==> flow/design.v (excerpt) <==
module AuctionSearch(
  input         clock,
  input         reset,
  output        io_rewardIn_0_ready,
  input         io_rewardIn_0_valid,
  input  [7:0]  io_rewardIn_0_reward,
  input  [10:0] io_rewardIn_0_idx,
  input         io_rewardIn_0_last,
  output [10:0] io_agentIdx_0,
  input  [7:0]  io_price_0,
  output        io_rewardIn_1_ready,
  input         io_rewardIn_1_valid,
  input  [7:0]  io_rewardIn_1_reward,
  input  [10:0] io_rewardIn_1_idx,
  output [10:0] io_agentIdx_1,
  input  [7:0]  io_price_1,
  output        io_rewardIn_2_ready,
  input         io_rewardIn_2_valid,
  input  [7:0]  io_rewardIn_2_reward,
  input  [10:0] io_rewardIn_2_idx,
  output [10:0] io_agentIdx_2,
  input  [7:0]  io_price_2,
  output        io_rewardIn_3_ready,
  input         io_rewardIn_3_valid,
  input  [7:0]  io_rewardIn_3_reward,
  input  [10:0] io_rewardIn_3_idx,
  output [10:0] io_agentIdx_3,
  input  [7:0]  io_price_3,
  output        io_rewardIn_4_ready,
  input         io_rewardIn_4_valid,
  input  [7:0]  io_rewardIn_4_reward,
  input  [10:0] io_rewardIn_4_idx,
  output [10:0] io_agentIdx_4,
  input  [7:0]  io_price_4,
  output        io_rewardIn_5_ready,
  input         io_rewardIn_5_valid,
  input  [7:0]  io_rewardIn_5_reward,
  input  [10:0] io_rewardIn_5_idx,
  output [10:0] io_agentIdx_5,
  input  [7:0]  io_price_5,
  output        io_rewardIn_6_ready,
  input         io_rewardIn_6_valid,
  input  [7:0]  io_rewardIn_6_reward,
  input  [10:0] io_rewardIn_6_idx,
  output [10:0] io_agentIdx_6,
  input  [7:0]  io_price_6,
  output        io_rewardIn_7_ready,
  input         io_rewardIn_7_valid,
  input  [7:0]  io_rewardIn_7_reward,
  ...
==> flow/config.mk <==
export PLATFORM = sky130hd
export DESIGN_NAME = AuctionSearch
export DESIGN_NICKNAME = AuctionSearch
export VERILOG_FILES = /design/flow/design.v
export SDC_FILE = /design/flow/constraint.sdc
export NUM_CORES = 4
export LEC_CHECK = 0
export CAP_MARGIN = 20
export CORE_MARGIN = 2
export CORE_UTILIZATION = 71
export SLEW_MARGIN = 20
==> flow/constraint.sdc <==
create_clock -name core_clock -period 3.2 [get_ports {clock}]
set_input_delay 0.6400 -clock core_clock [delete_from_list [all_inputs] [get_ports {clock}]]
set_output_delay 0.6400 -clock core_clock [all_outputs]
set_load 0.01 [all_outputs]
run.sh (not shown) runs the stock make flow with config.mk's settings and CLKGATE_MAP_FILE=.
The first run ran to the end with violations: setup timing.
==> next run, changes <==
- CORE_UTILIZATION: 71 -> 25
- PLACE_DENSITY: not set -> 0.6
- clock period: 3.2 -> 3.8 ns (I/O delays scaled with it)
Now the flow completed without violations; count of clock-buffer cells in the layout grows by 25; final cell count grows by about 18%; register-to-register slack gets better by 0.38 ns; final area shrinks by 3.1%; worst setup slack gets better by 0.35 ns.
==> next run, changes <==
- CORE_UTILIZATION: 25 -> 71
- PLACE_DENSITY: 0.6 -> not set
- SETUP_SLACK_MARGIN: not set -> -0.2
- clock period: 3.8 -> 2.12 ns (I/O delays scaled with it)
After rerunning:
- Now the flow died in clock tree synthesis (4_1_cts) with DPL-0033
- die area falls by 64%
- synthesized area stays the same
- synthesized cell count is unchanged

* * *

== v16 ==
AuctionSearch again, from the RTL that the note above started with.
clock: 2.13 ns
lec_check: 0
abc_area: 1
cap_margin: 25
core_margin: 2
core_utilization: 70
cts_cluster_size: 37
gpl_routability_driven: 1
hold_slack_margin: 0.3
max_routing_layer: met4
min_routing_layer: met1
slew_margin: 20
tns_end_percent: 70
v16 | ERROR | 5_1_grt
The inputs of v2 differ from those of v16 as listed below.
==> flow/config.mk <==
export PLATFORM = sky130hd
export DESIGN_NAME = AuctionSearch
export DESIGN_NICKNAME = AuctionSearch
export VERILOG_FILES = /design/flow/design.v
export SDC_FILE = /design/flow/constraint.sdc
export NUM_CORES = 4
export LEC_CHECK = 0
export ABC_AREA = 1
export CAP_MARGIN = 20
export CORE_MARGIN = 2
export CORE_UTILIZATION = 68
export PLACE_DENSITY = 0.6
export SLEW_MARGIN = 20
==> flow/constraint.sdc <==
create_clock -name core_clock -period 3.25 [get_ports {clock}]
set_input_delay 0.6500 -clock core_clock [delete_from_list [all_inputs] [get_ports {clock}]]
set_output_delay 0.6500 -clock core_clock [all_outputs]
set_load 0.01 [all_outputs]
### Flow results
No stage failed in v2, and the final checks on the layout all came back clean. Per the comparison of v2 with v16, total setup buffers inserted after CTS now sits lower; die area went up about 3%; xor-xnor portion of the synthesized cell area comparable. Between v2 and v16, the last weighted congestion value of the routability-driven placer is lower for v2.
What v17 does differently from v2 at the input level:
diff --git a/flow/config.mk b/flow/config.mk
--- a/flow/config.mk
+++ b/flow/config.mk
@@ -6,8 +6,7 @@
 export NUM_CORES = 4
 export LEC_CHECK = 0
-export ABC_AREA = 1
 export CAP_MARGIN = 20
 export CORE_MARGIN = 2
-export CORE_UTILIZATION = 68
+export CORE_UTILIZATION = 9
 export PLACE_DENSITY = 0.6
 export SLEW_MARGIN = 20
==> flow/constraint.sdc <==
create_clock -name core_clock -period 4.15 [get_ports {clock}]
set_input_delay 0.8300 -clock core_clock [delete_from_list [all_inputs] [get_ports {clock}]]
set_output_delay 0.8300 -clock core_clock [all_outputs]
set_load 0.01 [all_outputs]
Results
- In v17 relative to v2, cell-internal power had gone down by more than 10%.
- Against v2, v17 reports a post-place setup slack that is higher.
- Delta (v17 minus v2): buffers inserted during post-CTS setup optimization fell 3, sequential share of layout area fell 2.8 points, hold slack fell 0.025 ns, post-synthesis sequential area ratio rose 2.3 points, combined buffer and inverter count along the critical path fell 3.
- Summary — detailed-router iteration count before antenna repair, v17 relative to v2: lower, by 1.
- v2 has lower detailed route wirelength on metal2 than v17.
--- input diff v17..v22 ---
diff --git a/flow/config.mk b/flow/config.mk
--- a/flow/config.mk
+++ b/flow/config.mk
@@ -8,5 +8,5 @@
 export CAP_MARGIN = 20
 export CORE_MARGIN = 2
-export CORE_UTILIZATION = 9
-export PLACE_DENSITY = 0.6
+export CORE_UTILIZATION = 71
+export SETUP_SLACK_MARGIN = 0.64
 export SLEW_MARGIN = 20
==> flow/constraint.sdc <==
create_clock -name core_clock -period 2.11 [get_ports {clock}]
set_input_delay 0.4220 -clock core_clock [delete_from_list [all_inputs] [get_ports {clock}]]
set_output_delay 0.4220 -clock core_clock [all_outputs]
set_load 0.01 [all_outputs]
## What came out
- v22: aborted in 5_1_grt (tool error)
- Re aoi/oai-family share of the synthesized area: no difference whatsoever between v22 and v17.
- v22 vs. v17: die area moved down, number of hold buffers added after CTS level.
Power and IR drop assume default switching activity.
